==> design/flow/design.v <==
`timescale 1ns / 1ps
module mem32 (
    input Clk,                
    input rst,              
    input wr,         
    input rd,            
    input [3:0] in_add,      
    input [31:0] Data_in_32,  
    output reg [31:0] Data_out_32,  
    output reg valid
);
    reg [7:0] A [0:15];  
    always @(posedge Clk or posedge rst) begin
        if (rst) begin
            Data_out_32 <= 32'b0;
            valid <= 0;
        end else begin
            case ({wr, rd}) 
                2'b10: begin
                    if (in_add <= 12) begin  
                        A[in_add]     <= Data_in_32[7:0];    
                        A[in_add + 1] <= Data_in_32[15:8];   
                        A[in_add + 2] <= Data_in_32[23:16];  
                        A[in_add + 3] <= Data_in_32[31:24];  
                        valid <= 0;
                    end
                end
                2'b01: begin
                    if (in_add <= 12) begin  
                        Data_out_32[7:0]    <= A[in_add];      
                        Data_out_32[15:8]   <= A[in_add + 1];  
                        Data_out_32[23:16]  <= A[in_add + 2];  
                        Data_out_32[31:24]  <= A[in_add + 3]; 
                        valid <= 1; 
                    end else begin
                        Data_out_32 <= 32'b0; 
                        valid <= 0; 
                    end
                end
                default: begin
                    Data_out_32 <= 32'b0;  
                    valid <= 0;
                end
            endcase
        end
    end
endmodule
==> design/flow/run.sh <==
#!/bin/bash
# the make line also repeats each setting of config.mk as NAME=value (left out here)
make -C /OpenROAD-flow-scripts/flow DESIGN_CONFIG=/design/flow/config.mk WORK_HOME=/design/flow/orfs CLKGATE_MAP_FILE= finish
==> design/flow/config.mk <==
export PLATFORM = sky130hd
export DESIGN_NAME = mem32
export DESIGN_NICKNAME = mem32
export VERILOG_FILES = /design/flow/design.v
export SDC_FILE = /design/flow/constraint.sdc
export NUM_CORES = 4
export LEC_CHECK = 0
export ABC_AREA = 1
export CAP_MARGIN = 30
export CELL_PAD_IN_SITES_GLOBAL_PLACEMENT = 2
export CORE_MARGIN = 10
export CORE_UTILIZATION = 19
export CTS_CLUSTER_SIZE = 35
export MAX_ROUTING_LAYER = met4
export PLACE_DENSITY_LB_ADDON = 0.22
export SETUP_SLACK_MARGIN = 0.22
export SLEW_MARGIN = 20
==> design/flow/constraint.sdc <==
create_clock -name core_clock -period 6.24 [get_ports {Clk}]
set_input_delay 1.2480 -clock core_clock [delete_from_list [all_inputs] [get_ports {Clk}]]
set_output_delay 1.2480 -clock core_clock [all_outputs]
set_load 0.01 [all_outputs]
==> results.cfg, run 1 <==
; generated from flow reports
[setup_path]
critPathBufInv = 3
path_depth = 7
critPathTopFamily = buffers and inverters
cp_common_cell = nand2_1
worstSetupStartpoint = in_add[1]
crit_chain = clkdlybuf4s50_1, nand2_1, inv_2, nand2_1, inv_1, nand2_1, a41oi_1
crit_path_top_delay_cell = a41oi_1
crit_type = in -> reg
critPathCapture = A[0][4]
r2r_cells = 6
regToRegSetupSlack_ns = 4.16
cp_max_fo = 16
slowest_delay_ns = 0.97
reg2reg_from = A[14][6]
worstSetupEndpointType = flip-flop
cp.arrival_ns = 4.89
r2r_end = Data_out_32[6]
critPathRequiredTime_ns = 6.35
start_kind = input port

[flow_run]
timing.max_cap.violations = 0
tool_warnings = 27

[logic_synthesis]
postSynthAreaPerCell_um2 = 6.519
yosys_warnings = 2
synthTopLogicFamily = simple AND/OR/NAND/NOR gates
flop_cell = edfxtp_1
syn_area_um2 = 13230
post-synth-top-count-cell = nand2_1
synthCells = 2030
synth-cells-yosys = 2030
synth_seq_share_pct = 35.29
ys_sh_aoi_pct = 23.32
largest_area_cell = edfxtp_1
top_area_share_pct = 29.05
synthesis.nets = 2072
xor_share_pct = 0.1324
yosys-stat-area_um2 = 13230
synth.distinct_cells = 37
ys_top_cells_by_count = 576 x nand2_1, 291 x nor2_1, 237 x o21ai_0
synth_flops = 161
mux_share_pct = 0
yosys-top-cells-area = edfxtp_1 29%, nand2_1 16%, o21ai_0 9.0%
async_flop_share_pct = 20.50
synth-edff-count = 128
ys_sh_simple_pct = 31.78
ys_sh_adder_pct = 0.1891

[route]
wire_per_inst_um = 33.26
drt_pass1_iterations = 5
drt_iter0_drc = 2173
viasPerCell = 5.334
ant_nets = 0
vias = 16094
drcViolationCount = 0
wl_mm = 100.3

[die]
dieWidth_um = 283.9
core_area_um2 = 68830
fp_util_pct = 19.23
die-height_um = 283.9
rows = 96
die_area_um2 = 80600
ios = 73

[place]
dp_hpwl_mm = 76.96
dp_cells = 2980
place_congestion = 1.015
dpl_cell_area_um2 = 15190
dp_slack_ns = 1.073
place.port_buffers = 72

[worst_hold_path]
hold_start = Data_out_32[10]
min_to = Data_out_32[10]
holdCritPathClass = reg -> reg
min_delay_path_depth = 2

[final_layout]
area_growth_pct = 19.24
nets = 2113
instances_no_fill = 3017
stdcell_area_um2 = 15780

[sta]
period_used_pct = 76.59
maxClockFrequency_mhz = 209.2
slew_viol_final = 0
finalHoldViolations = 0
finalSetupViolations = 0
finalSetupTns_ns = 0
slew_headroom_pct = 31.58
worst_pin_slew_ns = 1.025
setup_ws_ns = 1.460
final.min_clock_period_ns = 4.780
whs_ns = 0.4840
grt_setup_unrepaired = false
fin_worst_skew_ns = 0.02675

[cts]
worstSkewPairLatency_ns = 0.50
clk_pin_slew_ns = 0.06
clock_path_buffers = 2
clock_sinks = 161
post_cts_buffers = 0
ctsResizeCount = 0
htree_num_levels = 4
hold_buffers = 0
cts_root_buffer = clkbuf_16
numCtsBuffers = 17
cts_tree = done

[pwr]
p_switching_uw = 1170
power.group.top = registers
pg_seq_uw = 1260
p_clk_uw = 1070
seqPwrFrac_pct = 40.1
p_leak_uw = 0.006389
vdd_ir_drop_max_mv = 0.2101
p_sw_share_pct = 37.19
p_per_area_nw_per_um2 = 199.4
clock_power_share_pct = 34.0
pg_comb_uw = 813
internal_power_uw = 1977
pwr-share-comb_pct = 25.8

[global_route]
grt_pass1_wl_mm = 135.8
grt-ovfl-total = 0
grt_pass1_vias = 15190
grt_max_degree = 35
track_usage_pct = 24.98
antenna_found_initial = 6

[status]
status = complete, no violations
-- per-stage QoR --
step                      total power, µW  util (%)
final                                3147     22.93
after CTS                            3155     22.87
after detailed placement             2081     22.07
after global routing                 3245     22.93
after floorplan                      1650         -
after global placement               2081     21.94
-- cell type report --
class | count | area (µm²)
Inverter | 174 | 653.1
Multi-Input combinational cell | 1562 | 7366
Timing Repair Buffer | 155 | 1368
Clock inverter | 12 | 96.34
Clock buffer | 20 | 456.7
Tap cell | 931 | 1165
Sequential cell | 161 | 4669
Antenna cell | 2 | 5.005
Fill cell | 7807 | 53050
-- metal layers --
layer  vias up  global-route usage [%]  share of wire (%)
met3       137                   3.746                7.7
met5         -                       -                  0
li1       7021                       -                  -
met1      7991                   32.42                 43
met2       945                   38.61                 45
met4         0                   9.602                3.9
==> run 2, diff against run 1 <==
Settings changed: ABC_AREA 1 to not set, CAP_MARGIN 30 to 5, CELL_PAD_IN_SITES_GLOBAL_PLACEMENT 2 to not set, CORE_ASPECT_RATIO set to 1.39, CORE_MARGIN 10 to 2, CORE_UTILIZATION 19 to 21, CTS_CLUSTER_DIAMETER set to 124, CTS_CLUSTER_SIZE 35 to 30, MIN_ROUTING_LAYER set to met2, PLACE_DENSITY_LB_ADDON 0.22 to 0.07, SETUP_SLACK_MARGIN 0.22 to not set, TNS_END_PERCENT set to 10.
Clock period 6.24 ns to 3.59 ns, I/O delays scaled along.
==> results.cfg, run 2 <==
; generated from flow reports
[status]
status = complete, no violations

[global_route]
grt_max_degree = 49
grt-ovfl-total = 0
track_usage_pct = 54.71
grt_pass1_wl_mm = 157.5
grt_pass1_vias = 23803
antenna_found_initial = 2

[sta]
fin_worst_skew_ns = 0.02076
slew_viol_final = 0
maxClockFrequency_mhz = 296.8
grt_setup_unrepaired = false
finalHoldViolations = 0
final.min_clock_period_ns = 3.369
finalSetupViolations = 0
worst_pin_slew_ns = 1.300
period_used_pct = 93.86
slew_headroom_pct = 13.03

[setup_path]
worstSetupEndpointType = flip-flop
critPathTopFamily = AND-OR/OR-AND gates
crit_chain = buf_4, ha_1, buf_4, or3_1, nand2_4, buf_4, nor2_2, a2111oi_1, a31oi_1
path_depth = 9
start_kind = input port
critPathRequiredTime_ns = 3.95
crit_path_top_delay_cell = a2111oi_1
r2r_end = Data_out_32[25]
cp.arrival_ns = 3.73
r2r_cells = 4
worstSetupStartpoint = in_add[1]
cp_common_cell = buf_4
regToRegSetupSlack_ns = 1.08
slowest_delay_ns = 0.98
cp_max_fo = 11
critPathBufInv = 3
critPathCapture = Data_out_32[28]
reg2reg_from = A[2][1]
crit_type = in -> reg

[logic_synthesis]
ys_sh_aoi_pct = 29.14
ys_top_cells_by_count = 195 x nand2_1, 142 x mux2i_1, 138 x nor2_1
synth_seq_share_pct = 33.28
synth_flops = 161
xor_share_pct = 0.1784
post-synth-top-count-cell = nand2_1
syn_area_um2 = 14030
largest_area_cell = edfxtp_1
synthCells = 1646
synth-cells-yosys = 1646
ys_sh_adder_pct = 0.1784
yosys-stat-area_um2 = 14030
yosys_warnings = 2
synthesis.nets = 1688
async_flop_share_pct = 20.50
postSynthAreaPerCell_um2 = 8.524
flop_cell = edfxtp_1
yosys-top-cells-area = edfxtp_1 27%, mux2i_1 10%, dfrtp_1 5.9%
top_area_share_pct = 27.40
synthTopLogicFamily = AND-OR/OR-AND gates
ys_sh_simple_pct = 17.97
synth-edff-count = 128
synth.distinct_cells = 86
mux_share_pct = 13.18

[die]
dieWidth_um = 223.2
core_area_um2 = 65970
die-height_um = 308.7
rows = 111
die_area_um2 = 68920
ios = 73
fp_util_pct = 21.27

[final_layout]
instances_no_fill = 2682
area_growth_pct = 26.30
nets = 1842
fillerInstances = 7059

[pwr]
p_clk_uw = 2100
internal_power_uw = 3826
clock_power_share_pct = 33.2
power.total_uw = 6324
p_sw_share_pct = 39.50
p_per_area_nw_per_um2 = 356.9
p_switching_uw = 2498
power.group.top = registers
pg_seq_uw = 2250
pg_comb_uw = 1980
p_leak_uw = 0.006666
pwr-share-comb_pct = 31.3
seqPwrFrac_pct = 35.5
vdd_ir_drop_max_mv = 0.3145

[cts]
hold_buffers = 0
cts_root_buffer = clkbuf_16
htree_num_levels = 4
clock_path_buffers = 2
clk_pin_slew_ns = 0.09
ctsResizeCount = 0
numCtsBuffers = 17
cts_tree = done
worstSkewPairLatency_ns = 0.55
clock_sinks = 161
post_cts_buffers = 0

[worst_hold_path]
min_delay_path_depth = 2
min_to = Data_out_32[1]
hold_start = Data_out_32[1]
holdCritPathClass = reg -> reg

[route]
viasPerCell = 8.333
drt_iter0_drc = 6278
wl_mm = 119.4
drt_pass1_iterations = 13
vias = 22350
drcViolationCount = 0
wire_per_inst_um = 44.52
ant_nets = 0

[place]
dp_cells = 2628
place.port_buffers = 72
place_congestion = 1.117
dp_hpwl_mm = 87.71

[flow_run]
tool_warnings = 28
timing.max_cap.violations = 0
[run 2: area by class of cell]
type / count / area, µm² / area share (%)
Clock inverter: 14 / 156.4 / 0.8826
Tap cell: 847 / 1060 / 5.981
Sequential cell: 161 / 4669 / 26.35
Multi-Input combinational cell: 1293 / 8583 / 48.44
Clock buffer: 18 / 429.2 / 2.422
Antenna cell: 22 / 55.05 / 0.3107
Inverter: 13 / 48.80 / 0.2754
Timing Repair Buffer: 314 / 2718 / 15.34
[run 2: routing by layer]
metal  up-vias  wire length, µm  global-route usage (%)
met4         0            16970                   25.35
met3      1274            47860                   64.65
met1      6675                0                       -
met2      7785            54580                   60.78
met5         -                0                       -
li1       6616                -                       -
[run 2: stage by stage]
| stage | hold WS [ns] | cell area (µm²) | util (%) | worst slack, ns | setup TNS (ns) |
|---|---|---|---|---|---|
| after CTS | 0.4825 | 17670 | 26.78 | 0.4749 | 0 |
| after detailed placement | 0.4643 | 17080 | 25.90 | -0.06672 | -0.1235 |
| after global placement | 0.4529 | 17080 | 25.89 | -0.3751 | -0.5681 |
| after floorplan | 0.5070 | 14030 | - | -0.0007823 | -0.006258 |
| after global routing | 0.5242 | 17680 | 26.80 | 0.2503 | 0 |
| final | 0.4855 | 17720 | 26.86 | 0.2206 | 0 |
==> run 3, diff against run 2 <==
Settings changed: CAP_MARGIN 5 to 20, CORE_ASPECT_RATIO 1.39 to not set, CORE_UTILIZATION 21 to 65, CTS_CLUSTER_DIAMETER 124 to not set, CTS_CLUSTER_SIZE 30 to not set, HOLD_SLACK_MARGIN set to 0.29, MAX_ROUTING_LAYER met4 to not set, MIN_ROUTING_LAYER met2 to not set, PLACE_DENSITY_LB_ADDON 0.07 to not set, SETUP_SLACK_MARGIN set to -0.15, TNS_END_PERCENT 10 to 5.
Clock period 3.59 ns to 2.45 ns, I/O delays scaled along.
==> results.cfg, run 3 <==
; generated from flow reports
[die]
core_area_um2 = 21090
ios = 73
rows = 53
die-height_um = 150.9
fp_util_pct = 66.53
die_area_um2 = 22780
dieWidth_um = 150.9

[place]
dp_hpwl_mm = 52.88
place_congestion = 1.334
dp_cells = 2143
place.port_buffers = 72

[status]
status = did not finish
haltStage = global routing (5_1_grt)
tool.error = [ERROR GRT-0116] Global routing finished with congestion. Check the congestion regions in the DRC Viewer.

[logic_synthesis]
yosys_warnings = 2
xor_share_pct = 0.1784
synthCells = 1646
flop_cell = edfxtp_1
synthesis.nets = 1688
post-synth-top-count-cell = nand2_1
ys_top_cells_by_count = 195 x nand2_1, 142 x mux2i_1, 138 x nor2_1
synthTopLogicFamily = AND-OR/OR-AND gates
ys_sh_aoi_pct = 29.14
synth.distinct_cells = 86
mux_share_pct = 13.18
synth-edff-count = 128
yosys-stat-area_um2 = 14030
top_area_share_pct = 27.40
ys_sh_simple_pct = 17.97
synth-cells-yosys = 1646
synth_seq_share_pct = 33.28
syn_area_um2 = 14030
synth_flops = 161
async_flop_share_pct = 20.50
postSynthAreaPerCell_um2 = 8.524
largest_area_cell = edfxtp_1
yosys-top-cells-area = edfxtp_1 27%, mux2i_1 10%, dfrtp_1 5.9%
ys_sh_adder_pct = 0.1784

[cts]
post_cts_buffers = 0
numCtsBuffers = 17
ctsResizeCount = 0
htree_num_levels = 4
clock_sinks = 161
clock_path_buffers = 2
cts_root_buffer = clkbuf_16
hold_buffers = 0

[global_route]
track_usage_pct = 74.85
grt-ovfl-total = 4
## run 3: per-stage QoR
| stage | power, µW | hold WS [ns] | setup slack [ns] | TNS, ns | cell area [µm²] |
|---|---|---|---|---|---|
| CTS | 8611 | 0.3755 | -0.1179 | -0.1341 | 18110 |
| detailed placement | 5827 | 0.4659 | -0.5966 | -35.98 | 17500 |
| global placement | 5760 | 0.4531 | -0.4867 | -27.98 | 17500 |
| floorplan | 4576 | 0.5070 | -0.1612 | -12.65 | 14300 |
## run 3: per-layer routing
| layer | GRT overflow | GRT usage (%) |
|---|---|---|
| met4 | 1 | 65.84 |
| met5 | 0 | 40.91 |
| met1 | 0 | 77.95 |
| met3 | 0 | 65.39 |
| met2 | 3 | 86.14 |
==> run 4, diff against run 3 <==
Settings changed: ABC_AREA set to 1, CORE_ASPECT_RATIO set to 0.5, CORE_MARGIN 2 to 7, CORE_UTILIZATION 65 to 40, CTS_CLUSTER_DIAMETER set to 250, CTS_CLUSTER_SIZE set to 61, HOLD_SLACK_MARGIN 0.29 to not set, PLACE_DENSITY set to 0.36, SETUP_SLACK_MARGIN -0.15 to 1.11, TNS_END_PERCENT 5 to 15.
Clock period 2.45 ns to 5.0 ns, I/O delays scaled along.
==> results.cfg, run 4 <==
; generated from flow reports
[setup_path]
worstSetupStartpoint = in_add[2]
crit_path_top_delay_cell = clkdlybuf4s50_1
r2r_end = Data_out_32[8]
crit_type = in -> reg
cp_max_fo = 19
worstSetupEndpointType = flip-flop
crit_chain = clkdlybuf4s50_1, buf_4, ha_1, inv_1, nand2_1, nand2_1, nand2_2, nand2_1, buf_4, a41oi_1, buf_4
critPathCapture = A[0][1]
critPathRequiredTime_ns = 5.17
path_depth = 11
cp.arrival_ns = 4.19
reg2reg_from = A[2][0]
r2r_cells = 8
regToRegSetupSlack_ns = 3.01
start_kind = input port
critPathBufInv = 5
slowest_delay_ns = 0.57
critPathTopFamily = buffers and inverters

[pwr]
pwr-share-comb_pct = 25.3
p_clk_uw = 1360
p_per_area_nw_per_um2 = 259.6
vdd_ir_drop_max_mv = 0.2020
pg_seq_uw = 1590
seqPwrFrac_pct = 40.3
p_switching_uw = 1464
internal_power_uw = 2485
power.group.top = registers
clock_power_share_pct = 34.4
p_leak_uw = 0.006401
pg_comb_uw = 1000
p_sw_share_pct = 37.08

[logic_synthesis]
synthCells = 2030
yosys_warnings = 2
synthTopLogicFamily = simple AND/OR/NAND/NOR gates
synth_flops = 161
synth-cells-yosys = 2030
top_area_share_pct = 29.05
ys_top_cells_by_count = 576 x nand2_1, 291 x nor2_1, 237 x o21ai_0
synth.distinct_cells = 37
postSynthAreaPerCell_um2 = 6.519
syn_area_um2 = 13230
yosys-stat-area_um2 = 13230
ys_sh_adder_pct = 0.1891
largest_area_cell = edfxtp_1
synth_seq_share_pct = 35.29
ys_sh_simple_pct = 31.78
async_flop_share_pct = 20.50
ys_sh_aoi_pct = 23.32
post-synth-top-count-cell = nand2_1
synth-edff-count = 128
synthesis.nets = 2072
yosys-top-cells-area = edfxtp_1 29%, nand2_1 16%, o21ai_0 9.0%
xor_share_pct = 0.1324
mux_share_pct = 0
flop_cell = edfxtp_1

[worst_hold_path]
min_to = Data_out_32[20]
min_delay_path_depth = 2
holdCritPathClass = reg -> reg
hold_start = Data_out_32[20]

[cts]
clock_path_buffers = 2
clk_pin_slew_ns = 0.07
hold_buffers = 0
worstSkewPairLatency_ns = 0.48
numCtsBuffers = 17
cts_root_buffer = clkbuf_16
htree_num_levels = 4
clock_sinks = 161
cts_tree = done

[die]
ios = 73
fp_util_pct = 41.20
die-height_um = 142.6
dieWidth_um = 271.2
core_area_um2 = 32120
rows = 46
die_area_um2 = 38680

[status]
status = complete, no violations

[route]
drt_pass1_iterations = 14
drt_iter0_drc = 4246
viasPerCell = 6.987
drcViolationCount = 0
ant_nets = 0
wl_mm = 88.93
vias = 17614
wire_per_inst_um = 35.27

[sta]
grt_setup_unrepaired = true
final.min_clock_period_ns = 4.016
period_used_pct = 80.31
finalSetupTns_ns = 0
worst_pin_slew_ns = 1.084
slew_viol_final = 0
maxClockFrequency_mhz = 249.0
fin_worst_skew_ns = 0.01883
finalSetupViolations = 0
slew_headroom_pct = 27.52
finalHoldViolations = 0
whs_ns = 0.4827

[final_layout]
seq_area_um2 = 4669
mi_logic_area_um2 = 7381
area_growth_pct = 14.96
stdcell_area_um2 = 15210
nets = 2119
fillerInstances = 3263

[flow_run]
timing.max_cap.violations = 0
tool_warnings = 30

[global_route]
grt_max_degree = 34
grt_pass1_wl_mm = 120.1
antenna_found_initial = 1
grt_pass1_vias = 15582
grt-ovfl-total = 0
use_met3_pct = 32.70
track_usage_pct = 44.02
gr-usage-met1_pct = 56.45
top_usage_layer = met1
met2_usage_pct = 55.14

[place]
dpl_cell_area_um2 = 14610
place.port_buffers = 72
dp_hpwl_mm = 67.46
place_congestion = 1.172
==> run 4: metrics by stage <==
stage / power [µW] / worst slack (ns) / std cells / utilization (%)
finish: 3949 / 0.9844 / 2521 / 47.37
global route: 3957 / 1.012 / 2520 / 47.36
CTS: 3808 / 1.143 / 2520 / 47.24
detailed placement: 2518 / 0.5409 / 2490 / 45.48
global placement: 2505 / 0.5952 / 2490 / 45.46
floorplan: 2059 / 1.907 / 2030 / -
==> run 4: timing repair <==
action / in CTS / in global routing
setup endpoints to repair: 8 / 90
buffers inserted: 0 / 0
cloned: 0 / 0
endpoints found under the hold margin: 0 / 0
resized: 1 / 11
==> run 4: per-layer routing <==
layer,vias to the layer above,part of all wire [%]
li1,7020,-
met1,8162,37
met2,2014,34
met3,407,23
met4,11,5.3
met5,-,0.39
==> run 4: final cells by class <==
class | instances | area share, %
Tap cell | 432 | 3.553
Sequential cell | 161 | 30.70
Antenna cell | 1 | 0.01645
Inverter | 174 | 4.343
Multi-Input combinational cell | 1562 | 48.52
Clock buffer | 17 | 2.797
Timing Repair Buffer | 161 | 9.212
Clock inverter | 13 | 0.8636
==> run 5, diff against run 4 <==
Settings changed: ABC_AREA 1 to not set, CELL_PAD_IN_SITES_DETAIL_PLACEMENT set to 1, CORE_ASPECT_RATIO 0.5 to not set, CORE_MARGIN 7 to 2, CTS_CLUSTER_DIAMETER 250 to not set, CTS_CLUSTER_SIZE 61 to not set, PLACE_DENSITY 0.36 to not set, SETUP_SLACK_MARGIN 1.11 to not set, SLEW_MARGIN 20 to 5, TNS_END_PERCENT 15 to 45.
==> results.cfg, run 5 <==
; generated from flow reports
[status]
status = complete, no violations

[logic_synthesis]
syn_area_um2 = 14030
synth_flops = 161
synth-cells-yosys = 1646
synthesis.nets = 1688
ys_sh_adder_pct = 0.1784
async_flop_share_pct = 20.50
ys_sh_simple_pct = 17.97
synth.distinct_cells = 86
synth_seq_share_pct = 33.28
top_area_share_pct = 27.40
yosys_warnings = 2
ys_sh_aoi_pct = 29.14
post-synth-top-count-cell = nand2_1
mux_share_pct = 13.18
flop_cell = edfxtp_1
largest_area_cell = edfxtp_1
yosys-top-cells-area = edfxtp_1 27%, mux2i_1 10%, dfrtp_1 5.9%
synthCells = 1646
xor_share_pct = 0.1784
synthTopLogicFamily = AND-OR/OR-AND gates
yosys-stat-area_um2 = 14030
postSynthAreaPerCell_um2 = 8.524
synth-edff-count = 128
ys_top_cells_by_count = 195 x nand2_1, 142 x mux2i_1, 138 x nor2_1

[global_route]
grt_max_degree = 63
antenna_found_initial = 12
grt-ovfl-total = 0
grt_pass1_wl_mm = 128.8
grt_pass1_vias = 15683
track_usage_pct = 51.35

[cts]
post_cts_buffers = 0
numCtsBuffers = 17
hold_buffers = 0
clock_path_buffers = 2
clock_sinks = 161
htree_num_levels = 4
ctsResizeCount = 0
clk_pin_slew_ns = 0.07
worstSkewPairLatency_ns = 0.47
cts_tree = done
cts_root_buffer = clkbuf_16

[worst_hold_path]
min_delay_path_depth = 2
min_to = Data_out_32[2]
hold_start = Data_out_32[2]
holdCritPathClass = reg -> reg

[sta]
finalHoldViolations = 0
maxClockFrequency_mhz = 252.8
worst_pin_slew_ns = 1.294
slew_viol_final = 0
whs_ns = 0.4807
finalSetupViolations = 0
period_used_pct = 79.13
finalSetupTns_ns = 0
setup_ws_ns = 1.044
grt_setup_unrepaired = false
slew_headroom_pct = 13.55
fin_worst_skew_ns = 0.01724
final.min_clock_period_ns = 3.956

[place]
dp_hpwl_mm = 66.60
dp_cells = 2101
dp_slack_ns = 0.5515
place.port_buffers = 72
place_congestion = 1.093

[route]
wire_per_inst_um = 43.70
ant_nets = 0
wl_mm = 93.46
viasPerCell = 7.813
drt_pass1_iterations = 6
drcViolationCount = 0
drt_iter0_drc = 2803
vias = 16712

[setup_path]
cp.arrival_ns = 4.10
slowest_delay_ns = 0.87
worstSetupStartpoint = in_add[1]
path_depth = 7
reg2reg_from = A[5][3]
r2r_end = Data_out_32[19]
start_kind = input port
r2r_cells = 5
critPathTopFamily = simple AND/OR/NAND/NOR gates
worstSetupEndpointType = flip-flop
crit_path_top_delay_cell = xnor2_2
critPathRequiredTime_ns = 5.14
cp_max_fo = 27
critPathBufInv = 2
critPathCapture = A[8][7]
regToRegSetupSlack_ns = 2.46
crit_type = in -> reg
crit_chain = buf_4, ha_1, xnor2_2, buf_4, nor2_1, nor4_1, nor2_1

[final_layout]
nets = 1709
fillerInstances = 4033
instances_no_fill = 2139
area_growth_pct = 14.08

[pwr]
p_switching_uw = 1482
p_leak_uw = 0.005948
p_per_area_nw_per_um2 = 258.4
pg_seq_uw = 1600
power.total_uw = 4135
clock_power_share_pct = 32.4
p_sw_share_pct = 35.85
pwr-share-comb_pct = 28.9
power.group.top = registers
seqPwrFrac_pct = 38.6
vdd_ir_drop_max_mv = 0.2628
internal_power_uw = 2653
p_clk_uw = 1340
pg_comb_uw = 1200

[die]
rows = 68
fp_util_pct = 40.62
die-height_um = 191.3
ios = 73
die_area_um2 = 36590
dieWidth_um = 191.3
core_area_um2 = 34540

[flow_run]
timing.max_cap.violations = 0
tool_warnings = 27
run 5: through the flow:
| step | util, % | instance area [µm²] |
|---|---|---|
| 2_1_floorplan | - | 14030 |
| 3_3_place_gp | 44.59 | 15400 |
| 3_5_place_dp | 44.64 | 15420 |
| 4_1_cts | 46.23 | 15970 |
| 5_1_grt | 46.28 | 15990 |
| 6_report | 46.33 | 16010 |
run 5: metal layers:
metal / part of all wire (%) / up-vias / global-route usage (%)
met5: 0.11 / - / 0
met4: 8.2 / 16 / 34.62
met3: 15 / 506 / 22.03
met2: 41 / 1561 / 72.40
met1: 36 / 8255 / 63.13
li1: - / 6374 / -
run 5: cell type report:
class / instances / area (µm²) / area share [%]
clock buffer: 20 / 436.7 / 2.728
antenna: 7 / 17.52 / 0.1094
clock inverter: 9 / 111.4 / 0.6957
sequential: 161 / 4669 / 29.17
inverter: 13 / 48.80 / 0.3049
multi-input combinational: 1293 / 8569 / 53.54
tap: 455 / 569.3 / 3.557
timing repair buffer: 181 / 1583 / 9.889
==> run 6, diff against run 5 <==
Settings changed: ABC_AREA set to 1, CELL_PAD_IN_SITES_DETAIL_PLACEMENT 1 to not set, CTS_CLUSTER_DIAMETER set to 250, CTS_CLUSTER_SIZE set to 61, PLACE_DENSITY set to 0.36, SLEW_MARGIN 5 to 20, TNS_END_PERCENT 45 to not set.
==> results.cfg, run 6 <==
; generated from flow reports
[logic_synthesis]
syn_area_um2 = 13230
ys_sh_aoi_pct = 23.32
synthTopLogicFamily = simple AND/OR/NAND/NOR gates
post-synth-top-count-cell = nand2_1
synthesis.nets = 2072
synth_flops = 161
xor_share_pct = 0.1324
synth_seq_share_pct = 35.29
flop_cell = edfxtp_1
async_flop_share_pct = 20.50
yosys_warnings = 2
postSynthAreaPerCell_um2 = 6.519
synth.distinct_cells = 37
synthCells = 2030
ys_sh_adder_pct = 0.1891
yosys-top-cells-area = edfxtp_1 29%, nand2_1 16%, o21ai_0 9.0%
synth-edff-count = 128
mux_share_pct = 0
ys_top_cells_by_count = 576 x nand2_1, 291 x nor2_1, 237 x o21ai_0
largest_area_cell = edfxtp_1
top_area_share_pct = 29.05
ys_sh_simple_pct = 31.78
yosys-stat-area_um2 = 13230
synth-cells-yosys = 2030

[setup_path]
cp.arrival_ns = 4.50
critPathTopFamily = simple AND/OR/NAND/NOR gates
reg2reg_from = A[4][7]
worstSetupEndpointType = flip-flop
critPathRequiredTime_ns = 5.35
critPathBufInv = 3
r2r_end = Data_out_32[23]
r2r_cells = 6
cp_max_fo = 13
crit_path_top_delay_cell = nor2_1
worstSetupStartpoint = in_add[1]
crit_type = in -> reg
crit_chain = clkdlybuf4s50_1, ha_1, inv_1, nand2_1, nand2_1, nand2_1, nor2_1, buf_4, a21oi_1, nand3_1, nor2_1, nand2_1, nand2_1, nand2_1
critPathCapture = Data_out_32[23]
path_depth = 14
regToRegSetupSlack_ns = 2.51
cp_common_cell = nand2_1
start_kind = input port
slowest_delay_ns = 0.89

[pwr]
seqPwrFrac_pct = 40.5
pg_seq_uw = 1570
clock_power_share_pct = 34.2
p_per_area_nw_per_um2 = 255.5
p_switching_uw = 1380
pwr-share-comb_pct = 25.3
p_clk_uw = 1330
internal_power_uw = 2500
power.group.top = registers
p_sw_share_pct = 35.57
vdd_ir_drop_max_mv = 0.2436
pg_comb_uw = 982
p_leak_uw = 0.006425

[final_layout]
area_growth_pct = 14.77
nets = 2120
fillerInstances = 3465
instances_no_fill = 2534

[worst_hold_path]
holdCritPathClass = reg -> reg
hold_start = Data_out_32[25]
min_delay_path_depth = 2
min_to = Data_out_32[25]

[route]
wire_per_inst_um = 33.72
viasPerCell = 6.742
wl_mm = 85.44
drt_pass1_iterations = 9
drcViolationCount = 0
drt_iter0_drc = 3445
ant_nets = 0
vias = 17085

[die]
dieWidth_um = 185.9
core_area_um2 = 32540
ios = 73
rows = 66
die-height_um = 185.9
die_area_um2 = 34550
fp_util_pct = 40.67

[global_route]
grt_pass1_wl_mm = 116.9
grt_pass1_vias = 15348
antenna_found_initial = 6
grt_max_degree = 34
grt-ovfl-total = 0
track_usage_pct = 49.88

[place]
place.port_buffers = 72
dp_hpwl_mm = 62.81
place_congestion = 1.090
dp_cells = 2501

[sta]
slew_viol_final = 0
finalHoldViolations = 0
final.min_clock_period_ns = 4.150
slew_headroom_pct = 19.55
grt_setup_unrepaired = false
finalSetupViolations = 0
period_used_pct = 83.00
finalSetupTns_ns = 0
maxClockFrequency_mhz = 241.0
fin_worst_skew_ns = 0.01499
worst_pin_slew_ns = 1.203

[cts]
cts_root_buffer = clkbuf_16
htree_num_levels = 4
post_cts_buffers = 0
cts_tree = done
clock_path_buffers = 2
hold_buffers = 0
clk_pin_slew_ns = 0.06
clock_sinks = 161
numCtsBuffers = 17
ctsResizeCount = 0
worstSkewPairLatency_ns = 0.47

[flow_run]
tool_warnings = 29
timing.max_cap.violations = 0

[status]
status = complete, no violations
## run 6: cell type report
cell class | instances | area [µm²] | share of cell area (%)
Clock inverter | 10 | 76.32 | 0.5026
Clock buffer | 22 | 493.0 | 3.246
Antenna cell | 1 | 2.502 | 0.01648
Tap cell | 442 | 553.0 | 3.641
Sequential cell | 161 | 4669 | 30.75
Timing Repair Buffer | 162 | 1396 | 9.194
Multi-Input combinational cell | 1562 | 7343 | 48.35
Inverter | 174 | 653.1 | 4.301
## run 6: metrics by stage
stage / instance area, µm² / setup WS [ns] / utilization [%] / hold slack [ns] / power (µW)
2_1_floorplan: 13230 / 1.907 / - / 0.5154 / 2059
3_3_place_gp: 14610 / 0.6698 / 44.90 / 0.4649 / 2501
3_5_place_dp: 14620 / 0.5702 / 44.92 / 0.4658 / 2505
4_1_cts: 15180 / 1.056 / 46.67 / 0.4830 / 3789
5_1_grt: 15180 / 0.7678 / 46.67 / 0.4890 / 3949
6_report: 15190 / 0.8499 / 46.68 / 0.4782 / 3881
## run 6: metal layers
| layer | share of wire, % | track usage (%) |
|---|---|---|
| met1 | 35 | 62.04 |
| met2 | 39 | 69.98 |
| met3 | 15 | 17.77 |
| met5 | 0.054 | 0 |
| met4 | 10 | 38.52 |
==> run 7, diff against run 6 <==
Settings changed: ABC_AREA 1 to not set, CAP_MARGIN 20 to 5, CORE_ASPECT_RATIO set to 1.39, CORE_UTILIZATION 40 to 50, CTS_CLUSTER_DIAMETER 250 to not set, CTS_CLUSTER_SIZE 61 to 30, MIN_ROUTING_LAYER set to met1, PLACE_DENSITY 0.36 to not set, SETUP_SLACK_MARGIN set to -0.1.
Clock period 5.0 ns to 2.28 ns, I/O delays scaled along.
==> results.cfg, run 7 <==
; generated from flow reports
[status]
status = failed layout checks
so_faults = negative setup slack

[setup_path]
cp_common_cell = buf_4
r2r_cells = 3
crit_path_top_delay_cell = nor3_1
worstSetupStartpoint = in_add[1]
regToRegSetupSlack_ns = -0.03
cp_max_fo = 38
critPathBufInv = 4
crit_chain = buf_4, buf_4, buf_12, nor3_1, buf_4, nand2_1, a31oi_1, a2111oi_4, o21ai_0
critPathRequiredTime_ns = 2.68
r2r_end = Data_out_32[4]
slowest_delay_ns = 0.97
crit_type = in -> reg
start_kind = input port
path_depth = 9
cp.arrival_ns = 2.82
critPathTopFamily = simple AND/OR/NAND/NOR gates
worstSetupEndpointType = flip-flop
critPathCapture = Data_out_32[10]
reg2reg_from = A[1][4]

[route]
wire_per_inst_um = 37.31
drcViolationCount = 0
wl_mm = 87.35
drt_pass1_iterations = 14
vias = 18134
viasPerCell = 7.746
ant_nets = 0
drt_iter0_drc = 3322

[global_route]
track_usage_pct = 58.65
grt-ovfl-total = 0
grt_pass1_wl_mm = 123.6
grt_max_degree = 40
antenna_found_initial = 8
grt_pass1_vias = 17554

[logic_synthesis]
postSynthAreaPerCell_um2 = 8.524
largest_area_cell = edfxtp_1
ys_sh_adder_pct = 0.1784
synthTopLogicFamily = AND-OR/OR-AND gates
ys_top_cells_by_count = 195 x nand2_1, 142 x mux2i_1, 138 x nor2_1
yosys_warnings = 2
synthCells = 1646
synthesis.nets = 1688
flop_cell = edfxtp_1
xor_share_pct = 0.1784
top_area_share_pct = 27.40
post-synth-top-count-cell = nand2_1
synth_seq_share_pct = 33.28
yosys-stat-area_um2 = 14030
ys_sh_aoi_pct = 29.14
syn_area_um2 = 14030
synth_flops = 161
ys_sh_simple_pct = 17.97
synth.distinct_cells = 86
synth-edff-count = 128
synth-cells-yosys = 1646
mux_share_pct = 13.18
async_flop_share_pct = 20.50
yosys-top-cells-area = edfxtp_1 27%, mux2i_1 10%, dfrtp_1 5.9%

[sta]
period_used_pct = 106.2
worst_pin_slew_ns = 1.180
finalHoldViolations = 0
finalSetupViolations = 22
setup_ws_ns = -0.1421
final.min_clock_period_ns = 2.422
finalSetupTns_ns = -1.463
slew_viol_final = 0
maxClockFrequency_mhz = 412.9
fin_worst_skew_ns = 0.01157
slew_headroom_pct = 20.74

[final_layout]
seq_area_um2 = 4669
fillerInstances = 2165
nets = 1992
area_growth_pct = 35.87
instances_no_fill = 2341
stdcell_area_um2 = 19060
mi_logic_area_um2 = 8965

[pwr]
p_per_area_nw_per_um2 = 509.5
p_switching_uw = 3497
power.group.top = registers
vdd_ir_drop_max_mv = 0.7039
p_clk_uw = 3000
seqPwrFrac_pct = 35.9
clock_power_share_pct = 30.9
p_leak_uw = 0.007634
pwr-share-comb_pct = 33.2
internal_power_uw = 6216
pg_seq_uw = 3480
power.total_uw = 9713
pg_comb_uw = 3230
p_sw_share_pct = 36.01

[cts]
clk_pin_slew_ns = 0.08
worstSkewPairLatency_ns = 0.48
cts_tree = done
hold_buffers = 0
ctsResizeCount = 2
htree_num_levels = 4
clock_path_buffers = 2
numCtsBuffers = 17
post_cts_buffers = 0
cts_root_buffer = clkbuf_16
clock_sinks = 161

[die]
die-height_um = 201.5
core_area_um2 = 27750
ios = 73
rows = 72
die_area_um2 = 29430
fp_util_pct = 50.56
dieWidth_um = 146.1

[worst_hold_path]
holdCritPathClass = reg -> reg
min_to = Data_out_32[1]
hold_start = Data_out_32[1]
min_delay_path_depth = 2

[place]
dpl_cell_area_um2 = 18430
dp_slack_ns = -1.047
dp_cells = 2301
place_congestion = 1.216
place.port_buffers = 72
dp_hpwl_mm = 64.00

[flow_run]
tool_warnings = 28
timing.max_cap.violations = 0
-- run 7: routing by layer --
| layer | track usage [%] | vias up | routed length, µm |
|---|---|---|---|
| li1 | - | 6956 | - |
| met1 | 63.47 | 8274 | 26590 |
| met2 | 84.20 | 2050 | 35080 |
| met3 | 25.58 | 852 | 13680 |
| met4 | 57.21 | 2 | 11990 |
| met5 | 0.5000 | - | 13 |
-- run 7: final cells by class --
| class | count | area share (%) |
|---|---|---|
| Clock inverter | 15 | 0.7942 |
| Sequential cell | 161 | 24.50 |
| Timing Repair Buffer | 464 | 22.62 |
| Clock buffer | 17 | 2.232 |
| Tap cell | 370 | 2.429 |
| Antenna cell | 8 | 0.1050 |
| Multi-Input combinational cell | 1293 | 47.03 |
| Inverter | 13 | 0.2954 |
-- run 7: per-stage QoR --
stage / utilization, % / hold WS, ns
floorplan: - / 0.5070
global placement: 66.41 / 0.4543
detailed placement: 66.41 / 0.4707
CTS: 68.56 / 0.4872
global route: 68.63 / 0.5141
finish: 68.70 / 0.4862
==> run 8, diff against run 7 <==
Settings changed: CAP_MARGIN 5 to 20, CORE_ASPECT_RATIO 1.39 to not set, CORE_MARGIN 2 to 7, CORE_UTILIZATION 50 to 40, CTS_CLUSTER_SIZE 30 to 86, GPL_ROUTABILITY_DRIVEN set to 0, MIN_ROUTING_LAYER met1 to not set, SETUP_SLACK_MARGIN -0.1 to not set, SLEW_MARGIN 20 to 10.
Clock period 2.28 ns to 5.0 ns, I/O delays scaled along.
==> results.cfg, run 8 <==
; generated from flow reports
[final_layout]
instances_no_fill = 2128
mi_logic_area_um2 = 8562
fillerInstances = 3333
area_growth_pct = 14.06
nets = 1700
seq_area_um2 = 4669
final_util_pct = 46.32

[global_route]
grt_max_degree = 82
met2_usage_pct = 48.99
top_usage_layer = met2
use_met3_pct = 19.35
antenna_found_initial = 4
gr-usage-met1_pct = 42.34
track_usage_pct = 35.79
grt_pass1_vias = 15000
grt-ovfl-total = 0
grt_pass1_wl_mm = 107.7

[sta]
finalSetupViolations = 0
fin_worst_skew_ns = 0.01389
slew_viol_final = 0
finalHoldViolations = 0
final.min_clock_period_ns = 4.011
whs_ns = 0.4728
finalSetupTns_ns = 0
grt_setup_unrepaired = false
maxClockFrequency_mhz = 249.3
worst_pin_slew_ns = 1.253
period_used_pct = 80.22
slew_headroom_pct = 16.19

[setup_path]
reg2reg_from = A[2][3]
cp_max_fo = 23
critPathTopFamily = AND-OR/OR-AND gates
r2r_end = Data_out_32[19]
start_kind = input port
r2r_cells = 5
worstSetupEndpointType = flip-flop
worstSetupStartpoint = in_add[1]
crit_path_top_delay_cell = a221oi_1
regToRegSetupSlack_ns = 2.45
slowest_delay_ns = 0.93
cp.arrival_ns = 4.31
path_depth = 8
critPathCapture = Data_out_32[19]
crit_type = in -> reg
crit_chain = buf_4, inv_1, ha_1, clkinv_1, a221oi_1, o21ai_0, a221oi_1, o21ai_0
critPathRequiredTime_ns = 5.30
critPathBufInv = 3

[pwr]
vdd_ir_drop_max_mv = 0.2698
clock_power_share_pct = 33.5
pg_seq_uw = 1590
p_per_area_nw_per_um2 = 256.4
p_switching_uw = 1390
seqPwrFrac_pct = 38.6
pwr-share-comb_pct = 27.8
internal_power_uw = 2713
p_leak_uw = 0.005945
power.group.top = registers
p_sw_share_pct = 33.87
pg_comb_uw = 1140
p_clk_uw = 1370

[logic_synthesis]
ys_sh_aoi_pct = 29.14
mux_share_pct = 13.18
synthCells = 1646
yosys_warnings = 2
synth-edff-count = 128
synthesis.nets = 1688
synth_flops = 161
syn_area_um2 = 14030
largest_area_cell = edfxtp_1
ys_top_cells_by_count = 195 x nand2_1, 142 x mux2i_1, 138 x nor2_1
synth.distinct_cells = 86
synthTopLogicFamily = AND-OR/OR-AND gates
yosys-top-cells-area = edfxtp_1 27%, mux2i_1 10%, dfrtp_1 5.9%
top_area_share_pct = 27.40
ys_sh_adder_pct = 0.1784
post-synth-top-count-cell = nand2_1
async_flop_share_pct = 20.50
xor_share_pct = 0.1784
ys_sh_simple_pct = 17.97
postSynthAreaPerCell_um2 = 8.524
synth_seq_share_pct = 33.28
synth-cells-yosys = 1646
yosys-stat-area_um2 = 14030
flop_cell = edfxtp_1

[die]
core_area_um2 = 34540
fp_util_pct = 40.62
dieWidth_um = 201.3
die_area_um2 = 40510
die-height_um = 201.3
rows = 68
ios = 73

[flow_run]
tool_warnings = 27
timing.max_cap.violations = 0

[route]
drcViolationCount = 0
viasPerCell = 7.608
wl_mm = 76.73
vias = 16189
wire_per_inst_um = 36.06
drt_pass1_iterations = 14
drt_iter0_drc = 3987
ant_nets = 0

[cts]
htree_num_levels = 4
numCtsBuffers = 17
clock_path_buffers = 2
post_cts_buffers = 0
hold_buffers = 0
ctsResizeCount = 0
clk_pin_slew_ns = 0.07
cts_tree = done
cts_root_buffer = clkbuf_16
clock_sinks = 161
worstSkewPairLatency_ns = 0.47

[place]
dp_cells = 2091
dp_hpwl_mm = 51.88
place.port_buffers = 72

[worst_hold_path]
min_to = Data_out_32[1]
holdCritPathClass = reg -> reg
hold_start = Data_out_32[1]
min_delay_path_depth = 2

[status]
status = complete, no violations
run 8: cell type report:
cell class / count / area share, %
inverter: 13 / 0.3049
clock buffer: 25 / 3.308
sequential: 161 / 29.18
tap: 455 / 3.558
multi-input combinational: 1293 / 53.51
clock inverter: 7 / 0.4301
timing repair buffer: 172 / 9.680
antenna: 2 / 0.03128
run 8: per-layer routing:
layer / vias to the layer above / wire length, µm
met5: - / 122
met3: 551 / 13670
li1: 6341 / -
met4: 8 / 7056
met2: 1701 / 29610
met1: 7588 / 26270
run 8: through the flow:
step / total power (µW) / instance area (µm²) / setup WS (ns)
2_1_floorplan: 2218 / 14030 / 1.125
3_3_place_gp: 2649 / 15300 / 0.7550
3_5_place_dp: 2660 / 15320 / 0.6800
4_1_cts: 4005 / 15910 / 1.124
5_1_grt: 4156 / 16000 / 0.9582
6_report: 4102 / 16000 / 0.9891
==> run 9, diff against run 8 <==
Settings changed: ABC_AREA set to 1, CORE_ASPECT_RATIO set to 0.85, CORE_MARGIN 7 to 2, CORE_UTILIZATION 40 to 72, CTS_CLUSTER_DIAMETER set to 226, CTS_CLUSTER_SIZE 86 to 29, GPL_ROUTABILITY_DRIVEN 0 to not set, HOLD_SLACK_MARGIN set to -0.09, MAX_ROUTING_LAYER set to met4, PLACE_DENSITY set to 0.35, SETUP_SLACK_MARGIN set to 0.69, SLEW_MARGIN 10 to 20.
Clock period 5.0 ns to 2.7 ns, I/O delays scaled along.
==> results.cfg, run 9 <==
; generated from flow reports
[place]
dp_cells = 2458
place.port_buffers = 72
place_congestion = 1.464
dp_slack_ns = -0.4779
dp_hpwl_mm = 55.38
dpl_cell_area_um2 = 16510

[logic_synthesis]
synth_flops = 161
ys_sh_aoi_pct = 23.32
largest_area_cell = edfxtp_1
flop_cell = edfxtp_1
top_area_share_pct = 29.05
ys_sh_adder_pct = 0.1891
synthesis.nets = 2072
yosys_warnings = 2
mux_share_pct = 0
post-synth-top-count-cell = nand2_1
yosys-top-cells-area = edfxtp_1 29%, nand2_1 16%, o21ai_0 9.0%
xor_share_pct = 0.1324
synth_seq_share_pct = 35.29
postSynthAreaPerCell_um2 = 6.519
synthCells = 2030
ys_sh_simple_pct = 31.78
synth-cells-yosys = 2030
synth-edff-count = 128
async_flop_share_pct = 20.50
yosys-stat-area_um2 = 13230
ys_top_cells_by_count = 576 x nand2_1, 291 x nor2_1, 237 x o21ai_0
synth.distinct_cells = 37
syn_area_um2 = 13230
synthTopLogicFamily = simple AND/OR/NAND/NOR gates

[die]
fp_util_pct = 73.67
rows = 45
ios = 73
dieWidth_um = 151.0
die_area_um2 = 19480
core_area_um2 = 17960
die-height_um = 129.0

[status]
status = did not finish
haltStage = clock tree synthesis (4_1_cts)
tool.error = [ERROR DPL-0038] Utilization greater than 100%, impossible to legalize
==> run 9: per-stage QoR <==
step	hold WS [ns]	TNS [ns]	util, %	total power (µW)
floorplan	0.5154	0	-	3869
global placement	0.4622	-31.86	91.94	4714
detailed placement	0.4732	-60.20	91.94	4834
==> run 10, diff against run 9 <==
Settings changed: ABC_AREA 1 to not set, CAP_MARGIN 20 to 5, CORE_ASPECT_RATIO 0.85 to 1.39, CORE_UTILIZATION 72 to 58, CTS_CLUSTER_DIAMETER 226 to not set, CTS_CLUSTER_SIZE 29 to 30, HOLD_SLACK_MARGIN -0.09 to not set, MAX_ROUTING_LAYER met4 to not set, MIN_ROUTING_LAYER set to met1, PLACE_DENSITY 0.35 to not set, PLACE_DENSITY_LB_ADDON set to 0.07, SETUP_SLACK_MARGIN 0.69 to -0.14.
Clock period 2.7 ns to 2.25 ns, I/O delays scaled along.
==> results.cfg, run 10 <==
; generated from flow reports
[status]
status = did not finish
haltStage = global routing (5_1_grt)
tool.error = [ERROR GRT-0116] Global routing finished with congestion. Check the congestion regions in the DRC Viewer.

[die]
dieWidth_um = 135.9
rows = 67
die-height_um = 187.4
fp_util_pct = 58.52
core_area_um2 = 23980
ios = 73
die_area_um2 = 25470

[logic_synthesis]
synthCells = 1646
syn_area_um2 = 14030
synth_seq_share_pct = 33.28
synthesis.nets = 1688
mux_share_pct = 13.18
synth-edff-count = 128
synth_flops = 161
yosys-top-cells-area = edfxtp_1 27%, mux2i_1 10%, dfrtp_1 5.9%
post-synth-top-count-cell = nand2_1
synth.distinct_cells = 86
ys_sh_simple_pct = 17.97
synthTopLogicFamily = AND-OR/OR-AND gates
largest_area_cell = edfxtp_1
ys_top_cells_by_count = 195 x nand2_1, 142 x mux2i_1, 138 x nor2_1
yosys-stat-area_um2 = 14030
yosys_warnings = 2
async_flop_share_pct = 20.50
synth-cells-yosys = 1646
flop_cell = edfxtp_1
postSynthAreaPerCell_um2 = 8.524
ys_sh_aoi_pct = 29.14
top_area_share_pct = 27.40
ys_sh_adder_pct = 0.1784
xor_share_pct = 0.1784

[cts]
numCtsBuffers = 17
clock_path_buffers = 2
clock_sinks = 161
htree_num_levels = 4
cts_root_buffer = clkbuf_16

[place]
dpl_cell_area_um2 = 17900
dp_cells = 2201
place_congestion = 1.341
dp_hpwl_mm = 60.29
place.port_buffers = 72

[global_route]
track_usage_pct = 72.08
grt-ovfl-total = 12
[run 10: what timing repair did]
| action | 4_1_cts |
|---|---|
| gates resized | 1 |
| endpoints found under the setup margin | 1 |
| setup buffers | 0 |
| hold buffers | 0 |
[run 10: through the flow]
| step | utilization, % | worst slack, ns |
|---|---|---|
| 2_1_floorplan | - | -0.2508 |
| 3_3_place_gp | 74.66 | -0.4941 |
| 3_5_place_dp | 74.66 | -0.5284 |
| 4_1_cts | 77.06 | -0.03880 |
[run 10: metal layers]
layer,track usage [%],GRT overflow
met3,54.58,0
met1,77.07,0
met4,66.95,6
met5,13.89,0
met2,87.26,6
No activity file was given, so power comes from the tool's default toggle rates.
